`design/flow/design.v`:
```
module Controller(Vppg, Find_Setting, CLK, rst_n, DC_Comp, PGA_Gain, CLK_Filter, LED_IR, LED_RED, IR_ADC_Value, RED_ADC_Value, LED_Drive);
input 		CLK;							 
input 		rst_n;							 
input 		Find_Setting;					 
input[7:0] 	Vppg;							 
output reg 			LED_IR;					 
output reg 			LED_RED;				 
output reg			CLK_Filter;				 
output reg  [3:0] 	LED_Drive;				 
output reg  [3:0] 	PGA_Gain;				 
output reg  [6:0] 	DC_Comp;				 
output reg  [7:0]   IR_ADC_Value;			 
output reg  [7:0]   RED_ADC_Value;			 
parameter 		 MAX_RAND_VOLTAGE = 250;
parameter 		 MIN_RAND_VOLTAGE = 5;
parameter		 MITTEL_VOLTAGE   = 127;
localparam[2:0]  INITIAL 			    = 3'b001;  
localparam[2:0]  IDLE         		    = 3'b010;  
localparam[2:0]  FIND_SETTING			= 3'b000;
localparam[2:0]  SWEEP_DC_COMP  		= 3'b011;  
localparam[2:0]  INCREASE_PGA_GAIN      = 3'b100;  
localparam[2:0]  OSCILLATE   	     	= 3'b101;  
localparam[2:0]  FIRST_DC_COMP   		= 3'b110;  
reg [9:0]  	counter;						 
reg [3:0] 	gaintemp;						
reg [3:0] 	PGA_Gain_IR;					 
reg [3:0] 	PGA_Gain_RED;					 
reg [2:0]   currentState, nextState;		 
reg [7:0]   DC_left, DC_right, DC_Comp_temp;  
reg [6:0]   DC_Comp_IR;						 
reg [6:0]   DC_Comp_RED; 				     
reg [1:0]	red_on_flag; 					 
reg [9:0]   min_index;						 
reg [9:0]   max_index;						 
reg [7:0]  	temp_min;						 
reg [7:0]  	temp_max;						 
reg [3:0]   gaintemp_max;
reg [3:0]   gaintemp_min;
reg 		start;
always@(posedge CLK or negedge rst_n) begin
	if(~rst_n)begin
		currentState  <= INITIAL;	
	end
    else begin 
		currentState  <= nextState;
	end
end
always@(posedge CLK) begin
	if(counter == 999) begin
			counter <= 0;
		end
		else if(counter >= 0) begin
		counter <= counter + 1;
		end
	 case(currentState)
		INITIAL: begin  
			nextState          <= FIND_SETTING;
			counter		       <= 0;
			PGA_Gain_RED 	   <= 0;
			PGA_Gain_IR		   <= 0;
			DC_Comp_temp	   <= 0;
			DC_Comp_IR 	       <= 0;
			DC_Comp_RED        <= 0; 
			red_on_flag        <= 1;  
			temp_min		   <= 255;
			temp_max           <= 0;
			min_index		   <= 0;
			max_index 		   <= 0;
			LED_IR			   <= 0;
			LED_RED			   <= 1;
			PGA_Gain		   <= 4'd0;
			gaintemp  		   <= 15;
			LED_Drive 	       <= 8;
			CLK_Filter         <= 0;
			gaintemp_max       <= 0;
			gaintemp_min       <= 0;
			start <= 0;
			DC_Comp            <= 0;
			IR_ADC_Value       <= 0;
			RED_ADC_Value      <= 0;
		end
		FIND_SETTING: begin  
		if(Find_Setting) begin
			nextState <= IDLE;
			end
		end
		IDLE: begin  
			DC_left	  <= 0;
			DC_right  <= MITTEL_VOLTAGE; 
            case(red_on_flag)   
                0: begin   
					nextState <= FIRST_DC_COMP;
		   		    LED_IR    <= 1;
		            LED_RED   <= 0;
                    DC_Comp   <= 0;
					temp_min  <= 255;
					temp_max  <= 0;
				end
				1: begin   
					nextState <= FIRST_DC_COMP;
		   			LED_IR    <= 0;
		   		    LED_RED   <= 1;
                    DC_Comp   <= 0; 	
					temp_min  <= 255;
					temp_max  <= 0;
				end 
				2: begin   
					if (Vppg < temp_min && LED_RED == 1) begin
		 				temp_min  <= Vppg;
		 				min_index <= counter;  
		 				nextState <= IDLE;
					end
					if (Vppg > temp_max && LED_RED == 1) begin
		 				temp_max  <= Vppg;
		 				max_index <= counter;  
						nextState <= IDLE;
					end
					if (counter == 999 && LED_RED == 1)begin  
						nextState <= SWEEP_DC_COMP;  
					end	
					if(LED_IR == 1) begin
						nextState <= SWEEP_DC_COMP;
					end				    
				end
                default:;
            endcase
		end 
		FIRST_DC_COMP:begin	 
			if ((DC_right - DC_left) > 1)begin 
				if(Vppg < MITTEL_VOLTAGE)begin
					DC_right 	    <= 	DC_Comp;
					DC_Comp_temp	<=  DC_Comp + DC_left;
					DC_Comp  		<=  DC_Comp_temp >>1;
				end else if(Vppg > MITTEL_VOLTAGE)begin
					DC_left 	    <=	DC_Comp;
					DC_Comp_temp 	<=  DC_Comp + DC_right;
					DC_Comp 	    <=  DC_Comp_temp >> 1;
				end else begin
					DC_left			<=	DC_Comp;
					DC_right		<=	DC_Comp;
				end	
			end else begin
				red_on_flag     	<=	 2;
				nextState			<= 	IDLE;					
			end
	    end
		SWEEP_DC_COMP: begin   
				if (counter < (((min_index +max_index) >> 1) + 7) && counter >= (((min_index + max_index) >> 1) - 7))begin 
					if(Vppg < MITTEL_VOLTAGE)begin
						DC_right 	    <= 	DC_Comp;
						DC_Comp_temp	<=  DC_Comp + DC_left;
						DC_Comp  		<=  DC_Comp_temp >>1;
					end else if(Vppg > MITTEL_VOLTAGE)begin
						DC_left 	    <=	DC_Comp;
						DC_Comp_temp    <=  DC_Comp + DC_right;
						DC_Comp 	    <=  DC_Comp_temp >> 1;
					end else begin
						DC_left			<=	DC_Comp;
						DC_right		<=	DC_Comp;
						nextState 		<= INCREASE_PGA_GAIN;
					end	
				end else if (counter >= (((min_index +max_index) >> 1) + 7)) begin 
					nextState	    <= INCREASE_PGA_GAIN;
				end         
		end
		INCREASE_PGA_GAIN: begin  
			if((counter >= max_index) && counter <= (max_index + 4'd15)) begin  
				if(Vppg < MAX_RAND_VOLTAGE) begin
					PGA_Gain <= PGA_Gain + 4'd1;
				end
				else begin
					gaintemp_max <= PGA_Gain;   
				end
				if(counter == (max_index + 4'd15)) begin   
					PGA_Gain <= 4'd0;
					start <= 1;
				end
			end
			if(start) begin
				start <= 0;
				if(2000 < gaintemp_max) begin
					red_on_flag    <= 0 ;
					counter    	   <= 0;  
					if(LED_IR) begin					 
						DC_Comp_IR    <= DC_Comp;		 
						PGA_Gain_IR   <= gaintemp_min; 	 
						nextState     <= OSCILLATE;
						PGA_Gain      <= 4'd0;  
						gaintemp      <= 15;
						gaintemp_max  <= 0;
						gaintemp_min  <= 0;
					end
					if(LED_RED) begin
						DC_Comp_RED   <= DC_Comp;		 
						PGA_Gain_RED  <= gaintemp_min;   
						nextState  	  <= IDLE; 			 
						PGA_Gain   	  <= 4'd0; 			 
						gaintemp      <= 15;
						gaintemp_max  <= 0;
						gaintemp_min  <= 0;
						LED_RED	      <= 0;
						LED_IR	      <= 1;
					end
				end
				else begin	
					red_on_flag 	  <= 0 ;
					counter    	      <= 0;  
					if(LED_IR) begin
						DC_Comp_IR    <= DC_Comp;		     
						PGA_Gain_IR   <= gaintemp_max; 		 
						nextState     <= OSCILLATE;			 
						PGA_Gain      <= 4'd0;  
						gaintemp      <= 15;
						gaintemp_max  <= 0;
						gaintemp_min  <= 0;
						LED_RED	      <= 1;
						LED_IR	      <= 0;
					end
					if(LED_RED) begin
						DC_Comp_RED   <= DC_Comp;			 
						PGA_Gain_RED  <= gaintemp_max;		 
						nextState     <= IDLE; 				 
						PGA_Gain      <= 4'd0; 				 
						gaintemp      <= 15;
						gaintemp_max  <= 0;
						gaintemp_min  <= 0;
						LED_RED	  	  <= 0;
						LED_IR	      <= 1;
					end
				end
			end
		end 
		OSCILLATE: begin  
			CLK_Filter <=~CLK_Filter;  
			if(counter == 9) begin	  
				LED_RED <= ~LED_RED; 
				LED_IR  <= ~LED_IR;
				counter <= 0;  
				if(LED_IR) begin
					DC_Comp  	  <= DC_Comp_RED;
					PGA_Gain 	  <= PGA_Gain_RED;
					IR_ADC_Value  <= Vppg;  
				end
				if(LED_RED) begin
					DC_Comp 	  <= DC_Comp_IR;
					PGA_Gain 	  <= PGA_Gain_IR;
					RED_ADC_Value <= Vppg;  
				end
			end	
		end
		default: nextState <= IDLE;
	endcase
end
endmodule
module FIR_Filter(
    input wire CLK,                  
    input wire CLK_Filter,           
    input wire [7:0] input_data,     
    input wire rst_n,                
    output reg [19:0] output_data    
);
parameter NUM_SHI_REGS = 22;	 
parameter NUM_ADD_REGS = 11;     
reg     [7:0]   shift_regs   [NUM_SHI_REGS-1:0];   
reg     [8:0]   add_regs     [NUM_ADD_REGS-1:0];   
reg 	[16:0]  order[NUM_ADD_REGS-1:0];  
wire    [7:0]   COEFFICIENTS [NUM_ADD_REGS-1:0];   
assign COEFFICIENTS[0]  =    8'd2;
assign COEFFICIENTS[1]  =    8'd10;
assign COEFFICIENTS[2]  =    8'd16;
assign COEFFICIENTS[3]  =    8'd28;
assign COEFFICIENTS[4]  =    8'd43;
assign COEFFICIENTS[5]  =    8'd60;
assign COEFFICIENTS[6]  =    8'd78;
assign COEFFICIENTS[7]  =    8'd95;
assign COEFFICIENTS[8]  =    8'd111;
assign COEFFICIENTS[9]  =    8'd122;
assign COEFFICIENTS[10] =    8'd128;
always @(posedge CLK or negedge rst_n) begin
    if (!rst_n) begin
        shift_regs[0]  <= 8'b0;
        shift_regs[1]  <= 8'b0;
        shift_regs[2]  <= 8'b0;
        shift_regs[3]  <= 8'b0;
        shift_regs[4]  <= 8'b0;
        shift_regs[5]  <= 8'b0;
        shift_regs[6]  <= 8'b0;
        shift_regs[7]  <= 8'b0;
        shift_regs[8]  <= 8'b0;
        shift_regs[9]  <= 8'b0;
        shift_regs[10] <= 8'b0;
        shift_regs[11] <= 8'b0;
        shift_regs[12] <= 8'b0;
        shift_regs[13] <= 8'b0;
        shift_regs[14] <= 8'b0;
        shift_regs[15] <= 8'b0;
        shift_regs[16] <= 8'b0;
        shift_regs[17] <= 8'b0;
        shift_regs[18] <= 8'b0;
        shift_regs[19] <= 8'b0;
        shift_regs[20] <= 8'b0;
        shift_regs[21] <= 8'b0;
        add_regs[0]  <= 9'b0;
        add_regs[1]  <= 9'b0;
        add_regs[2]  <= 9'b0;
        add_regs[3]  <= 9'b0;
        add_regs[4]  <= 9'b0;
        add_regs[5]  <= 9'b0;
        add_regs[6]  <= 9'b0;
        add_regs[7]  <= 9'b0;
        add_regs[8]  <= 9'b0;
        add_regs[9]  <= 9'b0;
        add_regs[10] <= 9'b0;
        order[0]  <= 17'b0;
        order[1]  <= 17'b0;
        order[2]  <= 17'b0;
        order[3]  <= 17'b0;
        order[4]  <= 17'b0;
        order[5]  <= 17'b0;
        order[6]  <= 17'b0;
        order[7]  <= 17'b0;
        order[8]  <= 17'b0;
        order[9]  <= 17'b0;
        order[10] <= 17'b0;
        output_data <= 20'd0;
    end else if (CLK_Filter) begin
        shift_regs[0]  <= input_data;
        shift_regs[1]  <= shift_regs[0];
        shift_regs[2]  <= shift_regs[1];
        shift_regs[3]  <= shift_regs[2];
        shift_regs[4]  <= shift_regs[3];
        shift_regs[5]  <= shift_regs[4];
        shift_regs[6]  <= shift_regs[5];
        shift_regs[7]  <= shift_regs[6];
        shift_regs[8]  <= shift_regs[7];
        shift_regs[9]  <= shift_regs[8];
        shift_regs[10] <= shift_regs[9];
        shift_regs[11] <= shift_regs[10];
        shift_regs[12] <= shift_regs[11];
        shift_regs[13] <= shift_regs[12];
        shift_regs[14] <= shift_regs[13];
        shift_regs[15] <= shift_regs[14];
        shift_regs[16] <= shift_regs[15];
        shift_regs[17] <= shift_regs[16];
        shift_regs[18] <= shift_regs[17];
        shift_regs[19] <= shift_regs[18];
        shift_regs[20] <= shift_regs[19];
        shift_regs[21] <= shift_regs[20];
        add_regs[0]     <= shift_regs[0] + shift_regs[21];
        add_regs[1]     <= shift_regs[1] + shift_regs[20];
        add_regs[2]     <= shift_regs[2] + shift_regs[19];
        add_regs[3]     <= shift_regs[3] + shift_regs[18];
        add_regs[4]     <= shift_regs[4] + shift_regs[17];
        add_regs[5]     <= shift_regs[5] + shift_regs[16];
        add_regs[6]     <= shift_regs[6] + shift_regs[15];
        add_regs[7]     <= shift_regs[7] + shift_regs[14];
        add_regs[8]     <= shift_regs[8] + shift_regs[13];
        add_regs[9]     <= shift_regs[9] + shift_regs[12];
        add_regs[10]    <= shift_regs[10] + shift_regs[11];
        order[0]    <= COEFFICIENTS[0] * add_regs[0];
        order[1]    <= COEFFICIENTS[1] * add_regs[1];
        order[2]    <= COEFFICIENTS[2] * add_regs[2];
        order[3]    <= COEFFICIENTS[3] * add_regs[3];
        order[4]    <= COEFFICIENTS[4] * add_regs[4];
        order[5]    <= COEFFICIENTS[5] * add_regs[5];
        order[6]    <= COEFFICIENTS[6] * add_regs[6];
        order[7]    <= COEFFICIENTS[7] * add_regs[7];
        order[8]    <= COEFFICIENTS[8] * add_regs[8];
        order[9]    <= COEFFICIENTS[9] * add_regs[9];
        order[10]   <= COEFFICIENTS[10] * add_regs[10];
	    output_data <=   order[0] + order[1] + order[2] + order[3] 
                       + order[4] + order[5] + order[6] + order[7] 
                       + order[8] + order[9] + order[10];
    end
end
endmodule
module Controller_FIR (
	input	[7:0] 	VPPG,             
	input 		  	Find_Setting,     
	input 		  	CLK,              
	input 		  	rst_n,            
	output 	[6:0] 	DC_Comp,          
	output 	[3:0] 	pga_Gain,         
	output 		  	LED_IR,           
	output 		  	LED_RED,          
	output  [19:0] 	Out_RED_Filtered, 
	output  [19:0] 	Out_IR_Filtered,  
	output  [3:0] 	LED_Drive         
);
	wire [7:0] IR_ADC_Value, RED_ADC_Value;
	wire 	   CLK_Filter;
	reg        CLK_Filter_q;    
	wire       Filter_En;       
	always @(posedge CLK or negedge rst_n) begin
		if (!rst_n) CLK_Filter_q <= 1'b0;
		else        CLK_Filter_q <= CLK_Filter;
	end
	assign Filter_En = CLK_Filter & ~CLK_Filter_q;
    Controller ct(  .Vppg(VPPG), 
                    .Find_Setting(Find_Setting), 
                    .CLK(CLK), 
                    .rst_n(rst_n), 
                    .DC_Comp(DC_Comp), 
                    .PGA_Gain(pga_Gain), 
                    .CLK_Filter(CLK_Filter), 
                    .LED_IR(LED_IR), 
                    .LED_RED(LED_RED),
                    .IR_ADC_Value(IR_ADC_Value), 
                    .RED_ADC_Value(RED_ADC_Value), 
                    .LED_Drive(LED_Drive)); 
	FIR_Filter red( .CLK(CLK),
                    .CLK_Filter(Filter_En), 
                    .input_data(RED_ADC_Value),
                    .rst_n(rst_n),  
                    .output_data(Out_RED_Filtered));
	FIR_Filter ir(  .CLK(CLK),
                    .CLK_Filter(Filter_En), 
                    .input_data(IR_ADC_Value),
                    .rst_n(rst_n),  
                    .output_data(Out_IR_Filtered));
endmodule
```
`design/flow/run.sh`:
```
#!/bin/bash
# the make line also repeats each setting of config.mk as NAME=value (left out here)
make -C /OpenROAD-flow-scripts/flow DESIGN_CONFIG=/design/flow/config.mk WORK_HOME=/design/flow/orfs CLKGATE_MAP_FILE= finish
```
`design/flow/config.mk`:
```
export PLATFORM = sky130hd
export DESIGN_NAME = Controller_FIR
export DESIGN_NICKNAME = Controller_FIR
export VERILOG_FILES = /design/flow/design.v
export SDC_FILE = /design/flow/constraint.sdc
export NUM_CORES = 4
export LEC_CHECK = 0
export CAP_MARGIN = 40
export CORE_MARGIN = 2
export CORE_UTILIZATION = 72
export CTS_CLUSTER_DIAMETER = 361
export CTS_CLUSTER_SIZE = 21
export PLACE_DENSITY_LB_ADDON = 0.01
export SETUP_SLACK_MARGIN = 1.55
export SLEW_MARGIN = 20
export TNS_END_PERCENT = 40
```
`design/flow/constraint.sdc`:
```
create_clock -name core_clock -period 5.2 [get_ports {CLK}]
set_input_delay 1.0400 -clock core_clock [delete_from_list [all_inputs] [get_ports {CLK}]]
set_output_delay 1.0400 -clock core_clock [all_outputs]
set_load 0.01 [all_outputs]
```
==> results of run 1 <==
-- routing by layer --
layer	wire length, microns	vias up	share of wire
met4	4040	0	0.024
met2	77800	1313	0.47
met3	10800	251	0.066
li1	-	23000	-
met1	72300	24500	0.44
met5	0	-	0
-- layout make-up --
cell class,instances,area (sq um),share of cell area
well taps,1254,1570,0.0209
repair buffers,303,2770,0.0369
inverters,808,3050,0.0406
clock inverters,3,58.8,0.000784
flip-flops and latches,1008,25800,0.344
multi-input cells,5018,40300,0.538
clock buffers,62,1360,0.0181
-- metrics by stage --
stage | hold slack (ns) | cell area [sq um] | setup slack, ns | util
2_1_floorplan | 0.331 | 68200 | -0.725 | -
3_3_place_gp | 0.334 | 70800 | -1.10 | 0.758
3_5_place_dp | 0.343 | 70900 | -1.22 | 0.758
4_1_cts | 0.366 | 73900 | -1.05 | 0.791
5_1_grt | 0.375 | 75000 | -1.47 | 0.802
6_report | 0.365 | 75000 | -1.18 | 0.802
-- timing repair --
| action | CTS | global route |
|---|---|---|
| gates resized | 256 | 205 |
| hold buffers | 0 | 0 |
| gates cloned | 0 | 0 |
| pin swaps | 204 | 219 |
| endpoints found under the setup margin | 124 | 132 |
| hold endpoints to repair | 0 | 0 |
| buffers inserted | 67 | 21 |
==> deck_impl_summary.md, run 1 <==
Synthesis and Place & Route Summary

Run status
  – Outcome: finished with violations
  – Violated checks: negative setup slack

Setup path
  – Stages on the worst setup path: 31
  – Crit-path max FO: 2
  – Worst reg2reg setup slack: -1.18 ns
  – Reg-to-Reg Start: ir.order[1][1]$_DFFE_PN0P_
  – WP data arrival: 6.95 ns
  – Worst R2R End: ir.output_data[17]$_DFFE_PN0P_
  – Critical path origin: ir.order[1][1]$_DFFE_PN0P_
  – Crit path buf inv count: 7
  – Top cell family by delay on the critical path: adder cells
  – WS Path Type: flop to flop
  – Kind of end point of the critical path: flop
  – Worst EP required: ~5.8 ns
  – Setup crit start kind: flop
  – Reg2reg path depth: 31
  – Critical-path top delay cell: fa_1
  – Most common cell on crit path: fa_1
  – CP max stage delay: approximately 0.53 ns
  – Worst Setup EP: ir.output_data[17]$_DFFE_PN0P_

Final layout
  – Count of non-filler cells in the finished layout: ~8.5k
  – Synthesis-to-finish area growth: 10.3%
  – Fill cells: ~6.0k
  – Layout net count: between 8k and 9k

Run
  – MaxCap Viol Count: 0
  – OpenROAD warnings: approximately 82

Logic synthesis
  – Post-synth area hogs: dfrtp_1 (32%), fa_1 (14%), ha_1 (14%)
  – Yosys warnings: 6
  – Main flop type: dfrtp_1
  – Top post-synthesis cells by count: nand2_1 (1837), dfrtp_1 (875), inv_1 (808), ha_1 (751), o21ai_0 (494)
  – Simple Share, Synth: 0.130
  – Seq/Total Area, Yosys: 0.379
  – Synth Instances: slightly above 7k
  – Yosys stat area: ~0.068 sq mm
  – Cell count listed in synth_stat.txt: approximately 7k
  – Cell taking the most area after synthesis: dfrtp_1
  – FFs w/ async S/R, synth: 0.869
  – Synth logic family: adder cells
  – Most common cell in the synthesized netlist: nand2_1
  – MUX area fraction: 0.00448
  – Fa+ha+maj area frac: 0.277
  – Count of library flops with an enable pin: approximately 120
  – Area share, top type: 0.322
  – Register bit total from synthesis: 1008
  – Netlist cell types: a little under 80
  – Xor+xnor area frac: 0.0477
  – Ao+oa area frac: 0.104
  – Post-Syn Area: 0.0679 sq mm
  – Synth Area per Inst: between 9 and 10 sq um

Clock tree
  – Clock slew at reported path FFs: approximately 0.10 ns
  – CTS Buf Count: between 50 and 60
  – Sink Count: ~1.0k
  – CTS tree: done
  – Maximum root-to-sink buffer count: 3
  – Clk latency of the worst-skew pair: roughly 0.70 ns
  – Clock Tree Root: clkbuf_16
  – H-tree depth: 2

Detailed routing
  – Final antenna diode count: 0
  – Vias: between 40k and 50k
  – # DRC: 0
  – DR iter-0 viols: ~4.3k
  – Vias per cell: 5.80
  – Antenna-violating nets left: 0
  – Routed WL: between 150000 and 200000 microns
  – Drt wl/cell: between 15 and 20 microns
  – DRT Pass-1 Iters: 7

STA
  – Slack of the critical path: -1.18 ns
  – Final setup viols: 24
  – Slew Limit Fails: 0
  – Final hold vios: 0
  – Unrepaired setup endpoints after global routing: true
  – Fin Setup TNS: -18.49 ns
  – Post-route minimum period: 6.38 ns
  – Max-slew headroom: 0.267
  – Layout Skew: between 0.04 and 0.05 ns
  – F_max: 0.157 GHz
  – Tcrit/Tclk final: 1.23
  – Tightest Pin Transition: about 1.1 ns

Floorplanning
  – Die Area: 0.0968 sq mm
  – Row Count: ~110
  – Die width: roughly 310 microns
  – DIE HEIGHT: about 310 microns
  – IO Pins: roughly 68
  – CORE AREA: slightly above 0.09 sq mm
  – Fp util: 0.727

GRT
  – Met2 usage: 0.543
  – First-pass GRT wire length: about 260000 microns
  – Vias in the first global route: roughly 49k
  – Grt peak-use layer: met2
  – GR Overflow Total: 0
  – Initial antenna violation count: 2
  – Met3 usage: 0.0535
  – Largest net degree at the start of global routing: 224
  – Global-route usage over all layers: 0.341
  – Met1 Use GR: 0.499

Placed design
  – Buffers on Ports: around 63
  – GPL Wtd Cong: ~0.94
  – HPWL after detailed placement: roughly 120000 microns
  – Inst Count DP: 8300

Worst hold path
  – Worst hold path depth: 0
  – Worst min-delay path class: flop to flop
  – Hold Crit Endpoint: ct.currentState[2]$_DFF_PN0_
  – Hold Startpoint: ct.nextState[2]$_DFFE_PP_
==> run 2: changes to the inputs <==
- ABC_AREA: not set -> 0
- CAP_MARGIN: 40 -> 30
- CELL_PAD_IN_SITES_DETAIL_PLACEMENT: not set -> 0
- CELL_PAD_IN_SITES_GLOBAL_PLACEMENT: not set -> 0
- CTS_CLUSTER_DIAMETER: 361 -> 355
- CTS_CLUSTER_SIZE: 21 -> 14
- MAX_ROUTING_LAYER: not set -> met4
- PLACE_DENSITY_LB_ADDON: 0.01 -> 0.04
- SETUP_SLACK_MARGIN: 1.55 -> -0.51
- TNS_END_PERCENT: 40 -> 5
- clock period: 5.2 -> 5.0 ns (I/O delays scaled with it)
==> run 2 against run 1 <==
Against the previous run:
- critical path depth is 4 lower
- flip-flop count stayed put
- maximum frequency is 1.4% higher
- global-route usage is 0.66 points higher
- still fails the layout checks on negative setup slack
- setup slack worse by 0.11 ns
==> deck_impl_summary.md, run 2 <==
Synthesis and Place & Route Summary

Placed design
  – HPWL after detailed placement: approximately 120000 microns
  – Inst Count DP: 8278
  – Buffers on Ports: between 60 and 70
  – Dpl ws: -1.49 ns
  – GPL Wtd Cong: roughly 0.94
  – Post-Place Cell Area: just over 0.07 sq mm

Setup path
  – Crit-path max FO: 3
  – Reg-to-Reg Start: red.order[1][1]$_DFFE_PN0P_
  – Top cell family by delay on the critical path: adder cells
  – CP max stage delay: between 0.5 and 0.6 ns
  – Worst R2R End: red.output_data[18]$_DFFE_PN0P_
  – Crit path buf inv count: 2
  – Worst EP required: 5.51 ns
  – WS Path Type: flop to flop
  – Worst Setup EP: red.output_data[18]$_DFFE_PN0P_
  – Kind of end point of the critical path: flop
  – Worst reg2reg setup slack: -1.30 ns
  – WP data arrival: slightly below 7 ns
  – Critical path origin: red.order[1][1]$_DFFE_PN0P_
  – Reg2reg path depth: 27
  – Setup crit start kind: flop
  – Stages on the worst setup path: 27
  – Critical-path top delay cell: fa_1

STA
  – Final setup viols: 27
  – Slew Limit Fails: 0
  – Slack of the critical path: -1.30 ns
  – F_max: 0.159 GHz
  – Unrepaired setup endpoints after global routing: true
  – Tcrit/Tclk final: 1.26
  – Worst hold slack: between 0.3 and 0.4 ns
  – Final hold vios: 0
  – Layout Skew: ~0.019 ns
  – Max-slew headroom: 0.388
  – Tightest Pin Transition: 0.918 ns
  – Post-route minimum period: approximately 6.3 ns

Worst hold path
  – Hold Crit Endpoint: ct.currentState[1]$_DFF_PN0_
  – Worst min-delay path class: flop to flop
  – Worst hold path depth: 0
  – Hold Startpoint: ct.nextState[1]$_DFFE_PP_

Final layout
  – Layout net count: between 8k and 9k
  – Fin area: between 0.07 and 0.08 sq mm
  – Count of non-filler cells in the finished layout: roughly 8.4k
  – Final Util: 0.782
  – Synthesis-to-finish area growth: 7.61%

Floorplanning
  – Row Count: between 100 and 150
  – IO Pins: 68
  – Die width: just over 300 microns
  – Fp util: 0.727
  – Die Area: roughly 0.097 sq mm
  – DIE HEIGHT: 311 microns
  – CORE AREA: between 0.09 and 0.1 sq mm

Logic synthesis
  – Yosys stat area: approximately 0.068 sq mm
  – Fa+ha+maj area frac: 0.277
  – Netlist cell types: around 78
  – Ao+oa area frac: 0.104
  – Synth Area per Inst: 9.63 sq um
  – Main flop type: dfrtp_1
  – Area share, top type: 0.322
  – Seq/Total Area, Yosys: 0.379
  – Register bit total from synthesis: 1008
  – Cell count listed in synth_stat.txt: slightly above 7k
  – Cell taking the most area after synthesis: dfrtp_1
  – Post-synth area hogs: dfrtp_1 (32%), fa_1 (14%), ha_1 (14%)
  – FFs w/ async S/R, synth: 0.869
  – Most common cell in the synthesized netlist: nand2_1
  – Xor+xnor area frac: 0.0477
  – Top post-synthesis cells by count: nand2_1 (1837), dfrtp_1 (875), inv_1 (808), ha_1 (751), o21ai_0 (494)
  – Synth logic family: adder cells
  – MUX area fraction: 0.00448
  – Post-Syn Area: around 0.068 sq mm
  – Count of library flops with an enable pin: between 100 and 150
  – Synth Instances: between 7k and 8k
  – Simple Share, Synth: 0.130
  – Yosys warnings: 6

Detailed routing
  – DR iter-0 viols: 3784
  – Antenna-violating nets left: 0
  – # DRC: 0
  – Routed WL: 156000 microns
  – Drt wl/cell: 18.6 microns
  – DRT Pass-1 Iters: 6
  – Vias per cell: roughly 5.7
  – Vias: between 40k and 50k

Clock tree
  – Clk latency of the worst-skew pair: between 0.6 and 0.7 ns
  – CTS Buf Count: slightly above 80
  – Maximum root-to-sink buffer count: 3
  – Clock slew at reported path FFs: around 0.07 ns
  – CTS tree: done
  – Clock Tree Root: clkbuf_16
  – H-tree depth: 3
  – Sink Count: just over 1k

Run
  – OpenROAD warnings: about 74
  – MaxCap Viol Count: 0

GRT
  – First-pass GRT wire length: 260000 microns
  – Global-route usage over all layers: 0.347
  – Largest net degree at the start of global routing: ~210
  – GR Overflow Total: 0
  – Initial antenna violation count: 1
  – Vias in the first global route: slightly below 50k

Run status
  – Violated checks: negative setup slack
  – Outcome: finished with violations
## run 2: area by class of cell
cell class              count  area, sq um
repair buffers            201         1940
inverters                 808         3040
multi-input cells        5018        38600
well taps                1254         1570
flip-flops and latches   1008        25800
clock buffers              95         2120
diodes                      1         2.50
fillers                  6475        20400
clock inverters             4         72.6
## run 2: layer usage
metal / vias up / wire length, microns / GRT usage
met5: - / 0 / -
met4: 0 / 4080 / 0.0837
met1: 23800 / 70000 / 0.496
met2: 1193 / 71800 / 0.528
met3: 252 / 10500 / 0.0570
li1: 22900 / - / -
## run 2: metrics by stage
step	TNS [ns]
4_1_cts	-21.85
5_1_grt	-31.14
2_1_floorplan	-14.10
3_3_place_gp	-21.74
3_5_place_dp	-25.50
6_report	-22.39
## run 2: timing repair
| item | in CTS | in global routing |
|---|---|---|
| resized | 37 | 17 |
| hold buffers | 0 | 0 |
| endpoints found under the setup margin | 23 | 24 |
| setup buffers | 3 | 5 |
| pin swaps | 33 | 22 |
==> run 3: changes to the inputs <==
- ABC_AREA: 0 -> not set
- CAP_MARGIN: 30 -> 10
- CELL_PAD_IN_SITES_DETAIL_PLACEMENT: 0 -> 1
- CELL_PAD_IN_SITES_GLOBAL_PLACEMENT: 0 -> not set
- CORE_ASPECT_RATIO: not set -> 1.14
- CORE_MARGIN: 2 -> 7
- CORE_UTILIZATION: 72 -> 24
- CTS_CLUSTER_DIAMETER: 355 -> 161
- CTS_CLUSTER_SIZE: 14 -> 22
- GPL_ROUTABILITY_DRIVEN: not set -> 0
- HOLD_SLACK_MARGIN: not set -> 0.07
- MAX_ROUTING_LAYER: met4 -> not set
- MIN_ROUTING_LAYER: not set -> met2
- PLACE_DENSITY_LB_ADDON: 0.04 -> 0.17
- SETUP_SLACK_MARGIN: -0.51 -> not set
- SLEW_MARGIN: 20 -> 40
- TNS_END_PERCENT: 5 -> 85
- clock period: 5.0 -> 10.0 ns (I/O delays scaled with it)
==> run 3 against run 2 <==
Against the previous run:
- the run now finishes clean
- via count increased by 37%
- critical endpoint is now ir.output_data[19]$_DFFE_PN0P_
- largest cell class unchanged
- final cell count grew 29%
- critical path type unchanged
==> deck_impl_summary.md, run 3 <==
Synthesis and Place & Route Summary

STA
  – Final setup viols: 0
  – Tcrit/Tclk final: 0.701
  – Fin Setup TNS: 0 ns
  – F_max: around 0.14 GHz
  – Unrepaired setup endpoints after global routing: false
  – Max-slew headroom: 0.462
  – Post-route minimum period: ~7 ns
  – Slew Limit Fails: 0
  – Final hold vios: 0
  – Tightest Pin Transition: 0.796 ns
  – Layout Skew: 0.0911 ns

Setup path
  – Most common cell on crit path: fa_1
  – Reg2reg path depth: 29
  – Crit path buf inv count: 5
  – Reg-to-Reg Start: ir.order[1][1]$_DFFE_PN0P_
  – Crit-path max FO: 3
  – Critical-path top delay cell: fa_1
  – Kind of end point of the critical path: flop
  – Top cell family by delay on the critical path: adder cells
  – CP max stage delay: roughly 0.56 ns
  – Critical path origin: ir.order[1][1]$_DFFE_PN0P_
  – Setup crit start kind: flop
  – Worst EP required: around 11 ns
  – Worst reg2reg setup slack: roughly 3.0 ns
  – Worst R2R End: ir.output_data[19]$_DFFE_PN0P_
  – WP data arrival: 7.69 ns
  – WS Path Type: flop to flop
  – Worst Setup EP: ir.output_data[19]$_DFFE_PN0P_
  – Stages on the worst setup path: 29

Clock tree
  – Maximum root-to-sink buffer count: 3
  – CTS Buf Count: approximately 53
  – CTS Hold Bufs: 0
  – Post CTS Setup Buffer Count: 0
  – H-tree depth: 2
  – CTS tree: done
  – Clock slew at reported path FFs: around 0.1 ns
  – CTS resizes: 0
  – Clock Tree Root: clkbuf_16
  – Sink Count: around 1.0k
  – Clk latency of the worst-skew pair: between 0.8 and 0.9 ns

Logic synthesis
  – Simple Share, Synth: 0.130
  – Post-Syn Area: 0.0679 sq mm
  – Cell count listed in synth_stat.txt: roughly 7k
  – Count of library flops with an enable pin: roughly 120
  – Main flop type: dfrtp_1
  – Ao+oa area frac: 0.104
  – Fa+ha+maj area frac: 0.277
  – Synth Area per Inst: 9.63 sq um
  – Xor+xnor area frac: 0.0477
  – Yosys stat area: between 0.06 and 0.07 sq mm
  – FFs w/ async S/R, synth: 0.869
  – Seq/Total Area, Yosys: 0.379
  – MUX area fraction: 0.00448
  – Synth Instances: around 7k
  – Synth logic family: adder cells
  – Yosys warnings: 6
  – Post-synth area hogs: dfrtp_1 (32%), fa_1 (14%), ha_1 (14%)
  – Top post-synthesis cells by count: nand2_1 (1837), dfrtp_1 (875), inv_1 (808), ha_1 (751), o21ai_0 (494)
  – Register bit total from synthesis: between 1k and 1.5k
  – Cell taking the most area after synthesis: dfrtp_1
  – Area share, top type: 0.322
  – Most common cell in the synthesized netlist: nand2_1
  – Netlist cell types: 78

Detailed routing
  – Drt wl/cell: roughly 19 microns
  – DR iter-0 viols: approximately 6k
  – Vias: ~66k
  – Antenna-violating nets left: 0
  – Vias per cell: ~6.1
  – DRT Pass-1 Iters: 5
  – Routed WL: between 200000 and 250000 microns
  – # DRC: 0

Floorplanning
  – CORE AREA: roughly 0.28 sq mm
  – Die Area: around 0.30 sq mm
  – IO Pins: around 68
  – Row Count: ~210
  – DIE HEIGHT: a little under 600 microns
  – Fp util: 0.241
  – Die width: 512 microns

GRT
  – Largest net degree at the start of global routing: around 190
  – Met1 Use GR: 0
  – Vias in the first global route: slightly below 80k
  – First-pass GRT wire length: between 300000 and 400000 microns
  – Met2 usage: 0.270
  – Initial antenna violation count: 2
  – GR Overflow Total: 0
  – Global-route usage over all layers: 0.205
  – Grt peak-use layer: met2
  – Met3 usage: 0.263

Worst hold path
  – Hold Crit Endpoint: ct.currentState[1]$_DFF_PN0_
  – Hold Startpoint: ct.nextState[1]$_DFFE_PP_
  – Worst hold path depth: 0
  – Worst min-delay path class: flop to flop

Placed design
  – Inst Count DP: roughly 11k
  – Buffers on Ports: around 63
  – HPWL after detailed placement: 154000 microns

Run status
  – Outcome: timing/DRC/antenna clean

Final layout
  – Final Util: 0.265
  – Synthesis-to-finish area growth: 9.90%
  – Count of non-filler cells in the finished layout: between 10k and 15k
  – Layout net count: between 8k and 9k

Run
  – MaxCap Viol Count: 0
  – OpenROAD warnings: approximately 74
run 3: area by class of cell:
| class | count | area [sq um] |
|---|---|---|
| diodes | 13 | 32.5 |
| clock buffers | 61 | 1380 |
| clock inverters | 7 | 146 |
| fillers | 32500 | 207000 |
| inverters | 808 | 3030 |
| multi-input cells | 5018 | 38400 |
| flip-flops and latches | 1008 | 25800 |
| well taps | 3780 | 4730 |
| repair buffers | 105 | 1190 |
run 3: routing by layer:
metal  vias to the layer above  share of wire
met1                     24600              0
met5                         -         0.0033
met4                        18          0.037
li1                      22500              -
met3                       611           0.39
met2                     18300           0.57
run 3: metrics by stage:
step | cell area (sq um) | worst slack, ns | hold slack, ns
global route | 74600 | 2.42 | 0.363
floorplan | 67900 | 3.70 | 0.331
finish | 74700 | 2.99 | 0.358
global placement | 72800 | 2.99 | 0.335
detailed placement | 72900 | 2.98 | 0.336
CTS | 74500 | 2.92 | 0.360
==> run 4: changes to the inputs <==
- CAP_MARGIN: 10 -> 20
- CELL_PAD_IN_SITES_DETAIL_PLACEMENT: 1 -> not set
- CORE_ASPECT_RATIO: 1.14 -> not set
- CORE_MARGIN: 7 -> 2
- CORE_UTILIZATION: 24 -> 59
- CTS_CLUSTER_DIAMETER: 161 -> not set
- CTS_CLUSTER_SIZE: 22 -> not set
- GPL_ROUTABILITY_DRIVEN: 0 -> not set
- HOLD_SLACK_MARGIN: 0.07 -> not set
- MIN_ROUTING_LAYER: met2 -> not set
- PLACE_DENSITY_LB_ADDON: 0.17 -> not set
- SLEW_MARGIN: 40 -> 20
- TNS_END_PERCENT: 85 -> not set
- clock period: 10.0 -> 4.76 ns (I/O delays scaled with it)
==> run 4 against run 3 <==
Against the previous run:
- the layout now fails its checks (negative setup slack)
- setup slack got worse by 4.4 ns
- maximum frequency grew 14%
- first-iteration DRC count fell by 52%
- final cell count decreased by 18%
- critical endpoint is now red.output_data[19]$_DFFE_PN0P_
- register-to-register slack lost 4.4 ns
- synthesized area stayed put
- design area increased by 2.4%
==> deck_impl_summary.md, run 4 <==
Synthesis and Place & Route Summary

Setup path
  – WP data arrival: about 6.7 ns
  – Crit-path max FO: 3
  – Worst Setup EP: red.output_data[19]$_DFFE_PN0P_
  – Stages on the worst setup path: 26
  – Worst reg2reg setup slack: -1.37 ns
  – Crit path buf inv count: 3
  – Reg-to-Reg Start: red.order[0][1]$_DFFE_PN0P_
  – Worst EP required: approximately 5.3 ns
  – Critical-path top delay cell: fa_1
  – Most common cell on crit path: fa_1
  – Critical path origin: red.order[0][1]$_DFFE_PN0P_
  – Kind of end point of the critical path: flop
  – WS Path Type: flop to flop
  – Reg2reg path depth: 26
  – Top cell family by delay on the critical path: adder cells
  – CP max stage delay: roughly 0.56 ns
  – Worst R2R End: red.output_data[19]$_DFFE_PN0P_
  – Setup crit start kind: flop

Logic synthesis
  – Post-synth area hogs: dfrtp_1 (32%), fa_1 (14%), ha_1 (14%)
  – Simple Share, Synth: 0.130
  – Synth Area per Inst: roughly 9.6 sq um
  – Seq/Total Area, Yosys: 0.379
  – Synth logic family: adder cells
  – Register bit total from synthesis: 1008
  – Cell count listed in synth_stat.txt: about 7.1k
  – Netlist cell types: 78
  – Cell taking the most area after synthesis: dfrtp_1
  – Xor+xnor area frac: 0.0477
  – Main flop type: dfrtp_1
  – MUX area fraction: 0.00448
  – Post-Syn Area: slightly below 0.07 sq mm
  – Most common cell in the synthesized netlist: nand2_1
  – Ao+oa area frac: 0.104
  – Area share, top type: 0.322
  – Yosys stat area: 0.0679 sq mm
  – FFs w/ async S/R, synth: 0.869
  – Yosys warnings: 6
  – Synth Instances: 7056
  – Top post-synthesis cells by count: nand2_1 (1837), dfrtp_1 (875), inv_1 (808), ha_1 (751), o21ai_0 (494)
  – Fa+ha+maj area frac: 0.277
  – Count of library flops with an enable pin: 119

Run
  – MaxCap Viol Count: 0
  – OpenROAD warnings: slightly below 80

Detailed routing
  – Vias: about 47k
  – Routed WL: ~160000 microns
  – Drt wl/cell: around 18 microns
  – DRT Pass-1 Iters: 7
  – # DRC: 0
  – Final antenna diode count: 0
  – Vias per cell: approximately 5.3
  – Antenna-violating nets left: 0
  – DR iter-0 viols: between 2k and 3k

Floorplanning
  – DIE HEIGHT: roughly 340 microns
  – Die Area: between 0.1 and 0.15 sq mm
  – Row Count: approximately 120
  – Die width: roughly 340 microns
  – CORE AREA: roughly 0.11 sq mm
  – Fp util: 0.594
  – IO Pins: a little under 70

Clock tree
  – Clock Tree Root: clkbuf_16
  – CTS tree: done
  – Maximum root-to-sink buffer count: 3
  – H-tree depth: 3
  – Clock slew at reported path FFs: around 0.06 ns
  – Clk latency of the worst-skew pair: between 0.7 and 0.8 ns
  – CTS Buf Count: 116
  – Sink Count: 1008

STA
  – F_max: 0.163 GHz
  – Layout Skew: between 0.02 and 0.025 ns
  – Tcrit/Tclk final: 1.29
  – Worst hold slack: approximately 0.26 ns
  – Slack of the critical path: -1.37 ns
  – Post-route minimum period: between 6 and 7 ns
  – Final setup viols: 27
  – Fin Setup TNS: -26.62 ns
  – Unrepaired setup endpoints after global routing: true
  – Max-slew headroom: 0.343
  – Tightest Pin Transition: a little under 1 ns
  – Slew Limit Fails: 0
  – Final hold vios: 0

GRT
  – GR Overflow Total: 0
  – Global-route usage over all layers: 0.284
  – First-pass GRT wire length: between 200000 and 300000 microns
  – Initial antenna violation count: 7
  – Vias in the first global route: approximately 48k
  – Largest net degree at the start of global routing: around 170

Run status
  – Violated checks: negative setup slack
  – Outcome: finished with violations

Final layout
  – Final Util: 0.669
  – Layout net count: about 8.5k
  – Count of non-filler cells in the finished layout: 8827
  – Synthesis-to-finish area growth: 12.6%

Placed design
  – Buffers on Ports: about 63
  – Inst Count DP: ~8.6k
  – HPWL after detailed placement: 122000 microns
  – GPL Wtd Cong: just under 0.9

Worst hold path
  – Worst min-delay path class: primary input to async pin
[run 4: final cells by class]
type,instances,area (sq um)
Clock buffer,155,3310
Inverter,808,3040
Sequential cell,1008,25800
Fill cell,9306,37900
Timing Repair Buffer,264,2480
Clock inverter,62,848
Multi-Input combinational cell,5018,39100
Tap cell,1512,1890
[run 4: metrics by stage]
stage          area, sq um  setup WS, ns
2_1_floorplan        68100         -1.17
3_3_place_gp         71500         -1.53
3_5_place_dp         71500         -1.57
4_1_cts              76200         -1.39
5_1_grt              76500         -1.66
6_report             76500         -1.37
[run 4: layer usage]
layer | vias to the layer above | track usage | part of all wire
li1 | 23200 | - | -
met1 | 23100 | 0.427 | 0.48
met2 | 768 | 0.429 | 0.44
met3 | 182 | 0.0574 | 0.056
met4 | 0 | 0.0579 | 0.019
met5 | - | 0 | 0
[run 4: timing repair]
item                       in CTS  in global routing
resized                        92                 66
hold buffers                    0                  0
setup endpoints to repair      28                 56
buffers inserted               34                 14
pin swaps                      87                 80
==> run 5: changes to the inputs <==
- ABC_AREA: not set -> 0
- CAP_MARGIN: 20 -> 30
- CELL_PAD_IN_SITES_DETAIL_PLACEMENT: not set -> 0
- CELL_PAD_IN_SITES_GLOBAL_PLACEMENT: not set -> 0
- CORE_UTILIZATION: 59 -> 72
- CTS_CLUSTER_DIAMETER: not set -> 36
- CTS_CLUSTER_SIZE: not set -> 14
- PLACE_DENSITY_LB_ADDON: not set -> 0.04
- SETUP_SLACK_MARGIN: not set -> 1.72
- TNS_END_PERCENT: not set -> 50
- clock period: 4.76 -> 7.05 ns (I/O delays scaled with it)
==> run 5 against run 4 <==
Against the previous run:
- the run now finishes clean
- sequential share of layout area grew 0.16 points
- critical path depth grew 1
- flip-flop count is the same
- synthesized cell count is the same
- register-to-register slack gained 2.1 ns
- setup slack gained 2.1 ns
- critical endpoint is now red.output_data[18]$_DFFE_PN0P_
==> deck_impl_summary.md, run 5 <==
Synthesis and Place & Route Summary

Clock tree
  – Sink Count: 1008
  – Clk latency of the worst-skew pair: 0.77 ns
  – CTS tree: done
  – Maximum root-to-sink buffer count: 3
  – CTS Hold Bufs: 0
  – H-tree depth: 4
  – CTS Buf Count: about 160
  – Clock slew at reported path FFs: ~0.060 ns
  – Clock Tree Root: clkbuf_16

Setup path
  – Worst reg2reg setup slack: 0.72 ns
  – Crit path buf inv count: 3
  – WS Path Type: flop to flop
  – Most common cell on crit path: a21oi_2
  – CP max stage delay: between 0.5 and 0.6 ns
  – Worst R2R End: red.output_data[18]$_DFFE_PN0P_
  – Critical path origin: red.order[0][2]$_DFFE_PN0P_
  – Reg-to-Reg Start: red.order[0][2]$_DFFE_PN0P_
  – Stages on the worst setup path: 27
  – Worst EP required: 7.65 ns
  – Critical-path top delay cell: fa_2
  – WP data arrival: between 6 and 7 ns
  – Reg2reg path depth: 27
  – Top cell family by delay on the critical path: adder cells
  – Setup crit start kind: flop
  – Crit-path max FO: 3
  – Kind of end point of the critical path: flop
  – Worst Setup EP: red.output_data[18]$_DFFE_PN0P_

Final layout
  – Fin area: 0.0761 sq mm
  – Fill cells: 5821
  – Gate Area: just under 0.04 sq mm
  – Synthesis-to-finish area growth: 12.0%
  – Reg area: around 0.026 sq mm
  – Layout net count: between 8k and 9k

Floorplanning
  – DIE HEIGHT: roughly 310 microns
  – Fp util: 0.727
  – CORE AREA: 0.0935 sq mm
  – IO Pins: 68
  – Die Area: 0.0968 sq mm
  – Die width: about 310 microns
  – Row Count: between 100 and 150

GRT
  – Global-route usage over all layers: 0.351
  – Vias in the first global route: 50.7k
  – Initial antenna violation count: 5
  – First-pass GRT wire length: between 200000 and 300000 microns
  – Largest net degree at the start of global routing: 219
  – GR Overflow Total: 0

Worst hold path
  – Worst min-delay path class: flop to flop
  – Hold Startpoint: ct.nextState[0]$_DFFE_PP_
  – Hold Crit Endpoint: ct.currentState[0]$_DFF_PN1_
  – Worst hold path depth: 0

STA
  – Fin Setup TNS: 0 ns
  – Post-route minimum period: between 6 and 7 ns
  – Layout Skew: 0.0250 ns
  – Max-slew headroom: 0.337
  – F_max: 0.158 GHz
  – Tcrit/Tclk final: 0.898
  – Tightest Pin Transition: ~1 ns
  – Slew Limit Fails: 0
  – Final setup viols: 0
  – Final hold vios: 0
  – Unrepaired setup endpoints after global routing: true
  – Slack of the critical path: 0.720 ns

Logic synthesis
  – Register bit total from synthesis: 1008
  – Cell count listed in synth_stat.txt: slightly above 7k
  – Most common cell in the synthesized netlist: nand2_1
  – Area share, top type: 0.322
  – Cell taking the most area after synthesis: dfrtp_1
  – Top post-synthesis cells by count: nand2_1 (1837), dfrtp_1 (875), inv_1 (808), ha_1 (751), o21ai_0 (494)
  – FFs w/ async S/R, synth: 0.869
  – MUX area fraction: 0.00448
  – Synth Instances: roughly 7.1k
  – Xor+xnor area frac: 0.0477
  – Synth logic family: adder cells
  – Yosys warnings: 6
  – Ao+oa area frac: 0.104
  – Post-Syn Area: 0.0679 sq mm
  – Main flop type: dfrtp_1
  – Synth Area per Inst: slightly below 10 sq um
  – Count of library flops with an enable pin: approximately 120
  – Yosys stat area: between 0.06 and 0.07 sq mm
  – Simple Share, Synth: 0.130
  – Netlist cell types: 78
  – Post-synth area hogs: dfrtp_1 (32%), fa_1 (14%), ha_1 (14%)
  – Seq/Total Area, Yosys: 0.379
  – Fa+ha+maj area frac: 0.277

Detailed routing
  – Final antenna diode count: 0
  – Drt wl/cell: approximately 19 microns
  – Vias: 49.0k
  – DRT Pass-1 Iters: 8
  – Routed WL: between 150000 and 200000 microns
  – Antenna-violating nets left: 0
  – # DRC: 0
  – Vias per cell: between 5 and 6
  – DR iter-0 viols: 3887

Placed design
  – Dpl ws: slightly above 0.6 ns
  – Buffers on Ports: around 63
  – Post-Place Cell Area: roughly 0.07 sq mm
  – GPL Wtd Cong: roughly 0.9
  – HPWL after detailed placement: 120000 microns

Run
  – OpenROAD warnings: roughly 84
  – MaxCap Viol Count: 0

Run status
  – Outcome: timing/DRC/antenna clean
run 5: metal layers:
| metal | wire length, microns | GRT usage |
|---|---|---|
| met1 | 68200 | 0.463 |
| met2 | 79000 | 0.569 |
| met3 | 9740 | 0.0579 |
| met4 | 8950 | 0.175 |
| met5 | 34 | 0 |
run 5: what timing repair did:
action,4_1_cts,5_1_grt
pin swaps,50,30
gates resized,54,43
buffers inserted,21,14
endpoints found under the setup margin,23,26
run 5: layout make-up:
cell class,count,share of cell area
multi-input combinational,5018,0.511
timing repair buffer,133,0.0175
clock buffer,182,0.0563
sequential,1008,0.338
inverter,808,0.0399
tap,1254,0.0206
clock inverter,122,0.0166
run 5: stage by stage:
stage | util | cells | hold slack, ns
final | 0.814 | 8525 | 0.363
after global routing | 0.814 | 8525 | 0.364
after CTS | 0.811 | 8507 | 0.359
after detailed placement | 0.747 | 8182 | 0.347
after global placement | 0.746 | 8179 | 0.332
after floorplan | - | 7058 | 0.331
==> run 6: changes to the inputs <==
- ABC_AREA: 0 -> 1
- CAP_MARGIN: 30 -> 5
- CELL_PAD_IN_SITES_DETAIL_PLACEMENT: 0 -> not set
- CELL_PAD_IN_SITES_GLOBAL_PLACEMENT: 0 -> not set
- CORE_UTILIZATION: 72 -> 69
- CTS_CLUSTER_DIAMETER: 36 -> 90
- CTS_CLUSTER_SIZE: 14 -> not set
- HOLD_SLACK_MARGIN: not set -> -0.08
- PLACE_DENSITY_LB_ADDON: 0.04 -> not set
- SETUP_SLACK_MARGIN: 1.72 -> -0.27
- TNS_END_PERCENT: 50 -> 80
- clock period: 7.05 -> 4.27 ns (I/O delays scaled with it)
==> run 6 against run 5 <==
Against the previous run:
- now fails the layout checks on negative setup slack
- register-to-register slack worse by 2.2 ns
- via count up 11%
- flip-flop count unchanged
- global-route usage down 1.1 points
==> deck_impl_summary.md, run 6 <==
Synthesis and Place & Route Summary

Run status
  – Outcome: finished with violations
  – Violated checks: negative setup slack

Detailed routing
  – Final antenna diode count: 0
  – # DRC: 0
  – DRT Pass-1 Iters: 6
  – Routed WL: 172000 microns
  – Antenna-violating nets left: 0
  – Drt wl/cell: 17.9 microns
  – Vias: roughly 54k
  – Vias per cell: 5.63
  – DR iter-0 viols: between 4k and 5k

Logic synthesis
  – Top post-synthesis cells by count: nand2_1 (2448), inv_1 (1129), dfrtp_1 (875), ha_1 (751), o21ai_0 (576)
  – Post-Syn Area: slightly below 0.07 sq mm
  – FFs w/ async S/R, synth: 0.869
  – Yosys stat area: 0.0694 sq mm
  – Simple Share, Synth: 0.181
  – Seq/Total Area, Yosys: 0.371
  – Synth logic family: adder cells
  – Register bit total from synthesis: 1008
  – Synth Instances: between 8k and 9k
  – Area share, top type: 0.316
  – Xor+xnor area frac: 0.0117
  – MUX area fraction: 0
  – Post-synth area hogs: dfrtp_1 (32%), fa_1 (14%), ha_1 (14%)
  – Cell count listed in synth_stat.txt: between 8k and 9k
  – Ao+oa area frac: 0.0907
  – Count of library flops with an enable pin: 119
  – Cell taking the most area after synthesis: dfrtp_1
  – Synth Area per Inst: around 8.7 sq um
  – Most common cell in the synthesized netlist: nand2_1
  – Main flop type: dfrtp_1
  – Fa+ha+maj area frac: 0.272
  – Yosys warnings: 6
  – Netlist cell types: between 50 and 60

Floorplanning
  – IO Pins: just under 70
  – Row Count: between 100 and 150
  – CORE AREA: 0.0999 sq mm
  – Die Area: 0.103 sq mm
  – DIE HEIGHT: roughly 320 microns
  – Fp util: 0.695
  – Die width: ~320 microns

Setup path
  – Reg-to-Reg Start: red.order[1][3]$_DFFE_PN0P_
  – Critical-path top delay cell: fa_1
  – Reg2reg path depth: 28
  – Top cell family by delay on the critical path: adder cells
  – Critical path origin: red.order[1][3]$_DFFE_PN0P_
  – Stages on the worst setup path: 28
  – WP data arrival: roughly 6.4 ns
  – WS Path Type: flop to flop
  – Crit path buf inv count: 5
  – CP max stage delay: 0.56 ns
  – Kind of end point of the critical path: flop
  – Worst EP required: 4.89 ns
  – Worst Setup EP: red.output_data[17]$_DFFE_PN0P_
  – Setup crit start kind: flop
  – Crit-path max FO: 5
  – Worst reg2reg setup slack: -1.48 ns
  – Worst R2R End: red.output_data[17]$_DFFE_PN0P_

STA
  – Slack of the critical path: -1.48 ns
  – Post-route minimum period: between 5 and 6 ns
  – Worst hold slack: between 0.15 and 0.2 ns
  – Unrepaired setup endpoints after global routing: true
  – F_max: about 0.17 GHz
  – Final setup viols: 30
  – Tcrit/Tclk final: 1.35
  – Layout Skew: 0.0252 ns
  – Tightest Pin Transition: around 1.1 ns
  – Final hold vios: 0
  – Slew Limit Fails: 0
  – Max-slew headroom: 0.293

Clock tree
  – Clock slew at reported path FFs: 0.06 ns
  – CTS tree: done
  – Sink Count: around 1k
  – Clock Tree Root: clkbuf_16
  – Maximum root-to-sink buffer count: 3
  – H-tree depth: 3
  – Clk latency of the worst-skew pair: between 0.7 and 0.8 ns
  – CTS Buf Count: between 100 and 150

GRT
  – GR Overflow Total: 0
  – Global-route usage over all layers: 0.340
  – First-pass GRT wire length: around 280000 microns
  – Initial antenna violation count: 1
  – Largest net degree at the start of global routing: between 150 and 200
  – Vias in the first global route: ~53k

Final layout
  – Layout net count: around 9.5k
  – Final Util: 0.776
  – Fin area: ~0.077 sq mm
  – Count of non-filler cells in the finished layout: roughly 9.6k
  – Synthesis-to-finish area growth: 11.7%

Placed design
  – Post-Place Cell Area: 0.0730 sq mm
  – Inst Count DP: between 9k and 10k
  – GPL Wtd Cong: 0.962
  – HPWL after detailed placement: 130000 microns
  – Buffers on Ports: 63

Run
  – MaxCap Viol Count: 0
  – OpenROAD warnings: ~80

Worst hold path
  – Worst min-delay path class: primary input to async pin
[run 6: layout make-up]
class                           instances  area [sq um]
Inverter                             1143          4300
Clock inverter                         38           380
Sequential cell                      1008         25800
Clock buffer                          160          3210
Multi-Input combinational cell       5663         39500
Tap cell                             1298          1620
Timing Repair Buffer                  304          2750
Fill cell                            6998         22400
[run 6: repair_timing]
action | CTS | global route
setup buffers | 18 | 10
endpoints found under the setup margin | 28 | 30
hold buffers | 0 | 0
cloned | 0 | 0
resized | 96 | 71
pin swaps | 81 | 64
[run 6: per-layer routing]
| metal | vias up | wire, microns | GRT usage |
|---|---|---|---|
| met4 | 2 | 5000 | 0.0927 |
| met1 | 26500 | 77100 | 0.499 |
| li1 | 25900 | - | - |
| met5 | - | 13 | 0 |
| met3 | 282 | 10800 | 0.0499 |
| met2 | 1469 | 79500 | 0.536 |
[run 6: per-stage QoR]
step                      setup WS [ns]  setup TNS (ns)
final                             -1.48          -31.81
after global routing              -1.72          -45.28
after CTS                         -1.42          -29.71
after detailed placement          -1.53          -31.60
after global placement            -1.42          -29.18
after floorplan                   -1.11          -20.76
==> run 7: changes to the inputs <==
- ABC_AREA: 1 -> 0
- CAP_MARGIN: 5 -> 30
- CELL_PAD_IN_SITES_DETAIL_PLACEMENT: not set -> 0
- CELL_PAD_IN_SITES_GLOBAL_PLACEMENT: not set -> 0
- CORE_UTILIZATION: 69 -> 72
- CTS_CLUSTER_DIAMETER: 90 -> 355
- CTS_CLUSTER_SIZE: not set -> 14
- HOLD_SLACK_MARGIN: -0.08 -> not set
- PLACE_DENSITY_LB_ADDON: not set -> 0.04
- SETUP_SLACK_MARGIN: -0.27 -> 0.8
- TNS_END_PERCENT: 80 -> 50
- clock period: 4.27 -> 6.17 ns (I/O delays scaled with it)
==> run 7 against run 6 <==
Against the previous run:
- the layout still fails its checks (negative setup slack)
- worst hold slack gained 0.17 ns
- global-route usage shrank 0.21 points
- die size shrank 6.1%
- synthesized cell count shrank 12%
- first-iteration DRC count shrank 22%
- maximum frequency shrank 9.1%
- utilization grew 0.53 points
- final cell count shrank 13%
- critical path depth shrank 2
- highest routed layer is now met4
==> deck_impl_summary.md, run 7 <==
Synthesis and Place & Route Summary

Detailed routing
  – Final antenna diode count: 0
  – Antenna-violating nets left: 0
  – DRT Pass-1 Iters: 6
  – Vias: around 48k
  – Routed WL: between 150000 and 200000 microns
  – Drt wl/cell: roughly 19 microns
  – # DRC: 0
  – DR iter-0 viols: roughly 3.6k
  – Vias per cell: roughly 5.8

Clock tree
  – CTS Hold Bufs: 0
  – CTS tree: done
  – Maximum root-to-sink buffer count: 3
  – CTS Buf Count: between 80 and 90
  – H-tree depth: 3
  – Clk latency of the worst-skew pair: ~0.7 ns
  – Clock Tree Root: clkbuf_16
  – Clock slew at reported path FFs: approximately 0.070 ns
  – Sink Count: roughly 1.0k

Setup path
  – Worst EP required: 6.67 ns
  – Worst reg2reg setup slack: -0.15 ns
  – WP data arrival: 6.83 ns
  – Top cell family by delay on the critical path: adder cells
  – Crit path buf inv count: 2
  – Setup crit start kind: flop
  – Crit-path max FO: 4
  – CP max stage delay: approximately 0.58 ns
  – Worst Setup EP: ir.output_data[18]$_DFFE_PN0P_
  – Critical path origin: ir.order[1][2]$_DFFE_PN0P_
  – Kind of end point of the critical path: flop
  – Critical-path top delay cell: fa_1
  – Worst R2R End: ir.output_data[18]$_DFFE_PN0P_
  – Reg2reg path depth: 26
  – WS Path Type: flop to flop
  – Stages on the worst setup path: 26
  – Reg-to-Reg Start: ir.order[1][2]$_DFFE_PN0P_
  – Most common cell on crit path: fa_1

STA
  – Worst hold slack: between 0.3 and 0.4 ns
  – F_max: between 0.15 and 0.2 GHz
  – Post-route minimum period: about 6.3 ns
  – Layout Skew: 0.0304 ns
  – Tcrit/Tclk final: 1.02
  – Slack of the critical path: -0.153 ns
  – Tightest Pin Transition: 0.985 ns
  – Slew Limit Fails: 0
  – Unrepaired setup endpoints after global routing: true
  – Max-slew headroom: 0.337
  – Final hold vios: 0
  – Final setup viols: 8

GRT
  – Vias in the first global route: about 49k
  – Initial antenna violation count: 3
  – Global-route usage over all layers: 0.338
  – Largest net degree at the start of global routing: 221
  – First-pass GRT wire length: 259000 microns
  – GR Overflow Total: 0

Final layout
  – Layout net count: roughly 8.3k
  – Synthesis-to-finish area growth: 7.48%
  – Fill cells: roughly 6.3k
  – Gate Area: around 0.039 sq mm
  – Reg area: about 0.026 sq mm

Floorplanning
  – IO Pins: slightly below 70
  – Die width: roughly 310 microns
  – CORE AREA: ~0.093 sq mm
  – Row Count: 112
  – DIE HEIGHT: 311 microns
  – Die Area: ~0.097 sq mm
  – Fp util: 0.727

Placed design
  – GPL Wtd Cong: about 0.91
  – Buffers on Ports: 63
  – HPWL after detailed placement: between 100000 and 150000 microns

Logic synthesis
  – Yosys stat area: just under 0.07 sq mm
  – Synth Area per Inst: between 9 and 10 sq um
  – Fa+ha+maj area frac: 0.277
  – Seq/Total Area, Yosys: 0.379
  – Register bit total from synthesis: ~1.0k
  – Count of library flops with an enable pin: 119
  – MUX area fraction: 0.00448
  – Area share, top type: 0.322
  – Netlist cell types: just under 80
  – Simple Share, Synth: 0.130
  – Synth logic family: adder cells
  – Yosys warnings: 6
  – Synth Instances: between 7k and 8k
  – FFs w/ async S/R, synth: 0.869
  – Main flop type: dfrtp_1
  – Post-synth area hogs: dfrtp_1 (32%), fa_1 (14%), ha_1 (14%)
  – Cell count listed in synth_stat.txt: between 7k and 8k
  – Top post-synthesis cells by count: nand2_1 (1837), dfrtp_1 (875), inv_1 (808), ha_1 (751), o21ai_0 (494)
  – Most common cell in the synthesized netlist: nand2_1
  – Ao+oa area frac: 0.104
  – Xor+xnor area frac: 0.0477
  – Post-Syn Area: approximately 0.068 sq mm
  – Cell taking the most area after synthesis: dfrtp_1

Worst hold path
  – Worst hold path depth: 0
  – Hold Crit Endpoint: ct.currentState[2]$_DFF_PN0_
  – Worst min-delay path class: flop to flop
  – Hold Startpoint: ct.nextState[2]$_DFFE_PP_

Run
  – OpenROAD warnings: 87
  – MaxCap Viol Count: 0

Run status
  – Outcome: finished with violations
  – Violated checks: negative setup slack
==> run 7: cell type report <==
class | instances | share of cell area
clock buffer | 95 | 0.0288
inverter | 808 | 0.0415
timing repair buffer | 152 | 0.0208
tap | 1254 | 0.0215
clock inverter | 5 | 0.00106
sequential | 1008 | 0.353
multi-input combinational | 5018 | 0.534
==> run 7: through the flow <==
| step | utilization | instances | worst slack, ns | setup TNS, ns | instance area, sq um |
|---|---|---|---|---|---|
| global placement | 0.749 | 8202 | -0.185 | -0.368 | 70000 |
| CTS | 0.777 | 8321 | -0.108 | -0.385 | 72600 |
| global route | 0.781 | 8340 | -0.411 | -3.60 | 73000 |
| floorplan | - | 7058 | 0.245 | 0 | 68100 |
| finish | 0.781 | 8340 | -0.153 | -0.733 | 73000 |
| detailed placement | 0.749 | 8205 | -0.250 | -0.650 | 70000 |
==> run 7: repair_timing <==
action | 4_1_cts | 5_1_grt
setup buffers | 16 | 15
cloned | 0 | 0
endpoints found under the setup margin | 23 | 25
pin swaps | 56 | 46
resized | 67 | 51
==> run 7: per-layer routing <==
| metal | GRT usage | up-vias | part of all wire |
|---|---|---|---|
| met5 | 0 | - | 0 |
| met4 | 0.121 | 0 | 0.043 |
| met3 | 0.0431 | 305 | 0.048 |
| met2 | 0.560 | 1174 | 0.48 |
| met1 | 0.464 | 23700 | 0.42 |
| li1 | - | 22800 | - |
